==> build 46 <==
==> flow/design.v (excerpt) <==
module MatrixMultUnit(
  input wire reset_n                      ,  
  input wire clk                          ,
  input wire dut_valid                    , 
  output wire dut_ready                   ,
  output wire                           dut__tb__sram_input_write_enable  ,
  output wire [16-1 : 0     ]   dut__tb__sram_input_write_address ,
  output wire [32-1 : 0     ]   dut__tb__sram_input_write_data    ,
  output reg  [16-1 : 0     ]   dut__tb__sram_input_read_address  , 
  input  wire [32-1 : 0     ]   tb__dut__sram_input_read_data     ,     
  output wire                           dut__tb__sram_weight_write_enable  ,
  output wire [16-1 : 0     ]   dut__tb__sram_weight_write_address ,
  output wire [32-1 : 0     ]   dut__tb__sram_weight_write_data    ,
  output reg  [16-1 : 0     ]   dut__tb__sram_weight_read_address  , 
  input  wire [32-1 : 0     ]   tb__dut__sram_weight_read_data     ,     
  output wire                           dut__tb__sram_result_write_enable  ,
  output reg  [16-1 : 0     ]   dut__tb__sram_result_write_address ,
  output wire [32-1 : 0     ]   dut__tb__sram_result_write_data    ,
  output reg  [16-1 : 0     ]   dut__tb__sram_result_read_address  , 
  input  wire [32-1 : 0     ]   tb__dut__sram_result_read_data     ,    
  output wire                           dut__tb__sram_scratchpad_write_enable  ,
  output reg  [16-1 : 0     ]   dut__tb__sram_scratchpad_write_address ,
  output wire [32-1 : 0     ]   dut__tb__sram_scratchpad_write_data    ,
  output reg  [16-1 : 0     ]   dut__tb__sram_scratchpad_read_address  , 
  input  wire [32-1 : 0     ]   tb__dut__sram_scratchpad_read_data  
);
clock: 6.9 ns
lec_check: 0
abc_area: 1
cap_margin: 20
core_margin: 2
core_utilization: 71
cts_cluster_diameter: 61
cts_cluster_size: 58
gpl_routability_driven: 1
max_routing_layer: met4
place_density: 0.65
setup_slack_margin: 1.78
slew_margin: 20
tns_end_percent: 100
run.sh (not shown) runs the stock make flow with config.mk's settings and CLKGATE_MAP_FILE=.
==> build 72 (differences from build 46) <==
ABC_AREA = not set   (was 1)
CAP_MARGIN = 15   (was 20)
CORE_UTILIZATION = 68   (was 71)
CTS_CLUSTER_DIAMETER = 325   (was 61)
CTS_CLUSTER_SIZE = not set   (was 58)
GPL_ROUTABILITY_DRIVEN = not set   (was 1)
MAX_ROUTING_LAYER = not set   (was met4)
PLACE_DENSITY = not set   (was 0.65)
SETUP_SLACK_MARGIN = -0.64   (was 1.78)
TNS_END_PERCENT = not set   (was 100)
==> flow/constraint.sdc (replaced) <==
create_clock -name core_clock -period 6.65 [get_ports {clk}]
set_input_delay 1.3300 -clock core_clock [delete_from_list [all_inputs] [get_ports {clk}]]
set_output_delay 1.3300 -clock core_clock [all_outputs]
set_load 0.01 [all_outputs]
==> build 12 (differences from build 46) <==
CORE_UTILIZATION = 57   (was 71)
CTS_CLUSTER_SIZE = 90   (was 58)
PLACE_DENSITY = not set   (was 0.65)
PLACE_DENSITY_LB_ADDON = 0.14   (was not set)
==> comparison <==
- Build 12 produced a clean layout. Build 72 completed, yet does not pass: negative setup slack. Build 46 never finished: it broke off in global routing (5_1_grt).
- Between build 72 and build 12, the lower clock skew is in build 72 (gap 0.0072 ns).
- Wire length: build 72 is smaller than build 12 (16%).
- Between build 12 and build 72, the lower fmax is in build 72 (gap about 5.6%, measured against build 72).
==> figures <==
| quantity | build 72 | build 46 | build 12 |
|---|---|---|---|
| Status | complete, but fails checks | did not finish | finished clean |
| Failing step | - | global routing (5_1_grt) | - |
| Reasons for failing layout checks | negative setup slack | - | - |
| Post-route core utilization | 78.9% | - | 70.9% |
| WL met3 | 23600 um | - | 24800 um |
| Top cell category | logic gates | - | logic gates |
| Final min period | 7.13 ns | - | 6.75 ns |
| Area share of fa/ha/maj cells after synthesis | 30.7% | 29.4% | 29.4% |
| Final std cells w/o fill | 8169 | - | 9953 |
| Mux frac, synth | 1.19% | 0% | 0% |
| Gp weighted congestion | 1.02 | 1.07 | 1.03 |
| Comb. cell area | 40300 sq um | - | 43900 sq um |
| Max stage delay on crit path | 0.57 ns | - | 0.54 ns |

========
==> job 6155 <==
MatrixMultUnit again, from the RTL that the note above started with.
## MatrixMultUnit
module MatrixMultUnit(
  input wire reset_n                      ,  
  input wire clk                          ,
  input wire dut_valid                    , 
  output wire dut_ready                   ,
  output wire                           dut__tb__sram_input_write_enable  ,
  output wire [16-1 : 0     ]   dut__tb__sram_input_write_address ,
  output wire [32-1 : 0     ]   dut__tb__sram_input_write_data    ,
  output reg  [16-1 : 0     ]   dut__tb__sram_input_read_address  , 
  input  wire [32-1 : 0     ]   tb__dut__sram_input_read_data     ,     
  output wire                           dut__tb__sram_weight_write_enable  ,
  output wire [16-1 : 0     ]   dut__tb__sram_weight_write_address ,
  output wire [32-1 : 0     ]   dut__tb__sram_weight_write_data    ,
  output reg  [16-1 : 0     ]   dut__tb__sram_weight_read_address  , 
  input  wire [32-1 : 0     ]   tb__dut__sram_weight_read_data     ,     
  output wire                           dut__tb__sram_result_write_enable  ,
  output reg  [16-1 : 0     ]   dut__tb__sram_result_write_address ,
  output wire [32-1 : 0     ]   dut__tb__sram_result_write_data    ,
  output reg  [16-1 : 0     ]   dut__tb__sram_result_read_address  , 
  input  wire [32-1 : 0     ]   tb__dut__sram_result_read_data     ,    
  output wire                           dut__tb__sram_scratchpad_write_enable  ,
  output reg  [16-1 : 0     ]   dut__tb__sram_scratchpad_write_address ,
  output wire [32-1 : 0     ]   dut__tb__sram_scratchpad_write_data    ,
  ...
==> flow/config.mk <==
export PLATFORM = sky130hd
export DESIGN_NAME = MatrixMultUnit
export DESIGN_NICKNAME = MatrixMultUnit
export VERILOG_FILES = /design/flow/design.v
export SDC_FILE = /design/flow/constraint.sdc
export NUM_CORES = 4
export LEC_CHECK = 0
export CAP_MARGIN = 15
export CORE_MARGIN = 2
export CORE_UTILIZATION = 71
export CTS_CLUSTER_SIZE = 41
export SETUP_SLACK_MARGIN = 0.81
export SLEW_MARGIN = 20
==> flow/constraint.sdc <==
create_clock -name core_clock -period 6.59 [get_ports {clk}]
set_input_delay 1.3180 -clock core_clock [delete_from_list [all_inputs] [get_ports {clk}]]
set_output_delay 1.3180 -clock core_clock [all_outputs]
set_load 0.01 [all_outputs]
==> job 3802: changes against job 6155 <==
CAP_MARGIN = 20   (was 15)
CORE_UTILIZATION = 40   (was 71)
CTS_CLUSTER_SIZE = default   (was 41)
SETUP_SLACK_MARGIN = default   (was 0.81)
==> flow/constraint.sdc (replaced) <==
create_clock -name core_clock -period 10.0 [get_ports {clk}]
set_input_delay 2.0000 -clock core_clock [delete_from_list [all_inputs] [get_ports {clk}]]
set_output_delay 2.0000 -clock core_clock [all_outputs]
set_load 0.01 [all_outputs]
==> job 576: changes against job 6155 <==
CAP_MARGIN = 0   (was 15)
CORE_UTILIZATION = 72   (was 71)
CTS_CLUSTER_DIAMETER = 30   (was default)
CTS_CLUSTER_SIZE = 34   (was 41)
SETUP_SLACK_MARGIN = default   (was 0.81)
==> flow/constraint.sdc (replaced) <==
create_clock -name core_clock -period 7.59 [get_ports {clk}]
set_input_delay 1.5180 -clock core_clock [delete_from_list [all_inputs] [get_ports {clk}]]
set_output_delay 1.5180 -clock core_clock [all_outputs]
set_load 0.01 [all_outputs]
==> qor summary <==
Final HPWL from detailed placement: job 6155 147000 um; job 3802 145000 um; job 576 139000 um
Final setup TNS: job 6155 -; job 3802 0 ns; job 576 0 ns
Top Metal Used: job 6155 -; job 3802 met5; job 576 met5
Number of warning messages in the logs: job 6155 -; job 3802 50; job 576 58
H-tree level count: job 6155 2; job 3802 2; job 576 3
Kind of launch point of the worst setup path: job 6155 -; job 3802 flop; job 576 flop
Sink of the worst hold path: job 6155 -; job 3802 counter_3_cycle[0]; job 576 next_input_matrix_first_address[5]
Buffer and inverter count on the worst path: job 6155 -; job 3802 5; job 576 7
Result of the run: job 6155 did not finish; job 3802 complete, no violations; job 576 complete, no violations
Failing step: job 6155 5_1_grt; job 3802 -; job 576 -
Fin area: job 6155 -; job 3802 61800 sq um; job 576 63300 sq um
Count of fill cells added during filler insertion: job 6155 -; job 3802 13500; job 576 4568
Routed length on met3: job 6155 -; job 3802 16200 um; job 576 26700 um
Worst Tran Pin Value: job 6155 -; job 3802 1.19 ns; job 576 1.11 ns
M1 wire length: job 6155 -; job 3802 81500 um; job 576 66500 um
Synth-to-Final Area Change: job 6155 -; job 3802 11.4%; job 576 14.1%
Residual DRC count: job 6155 -; job 3802 0; job 576 0
TritonCTS clock tree: job 6155 -; job 3802 done; job 576 done
Std-Cell Rows: job 6155 102; job 3802 136; job 576 101
Antenna violation net count after detailed routing: job 6155 -; job 3802 0; job 576 0
Top fanout value on the critical path: job 6155 -; job 3802 13; job 576 18
End point of the critical path: job 6155 -; job 3802 last_element_of_calculated_input_row_address[14]; job 576 accumulated_result[30]
Number of cells traversed by the worst hold path: job 6155 -; job 3802 1; job 576 2
Kind of end point of the critical path: job 6155 -; job 3802 flop; job 576 flop
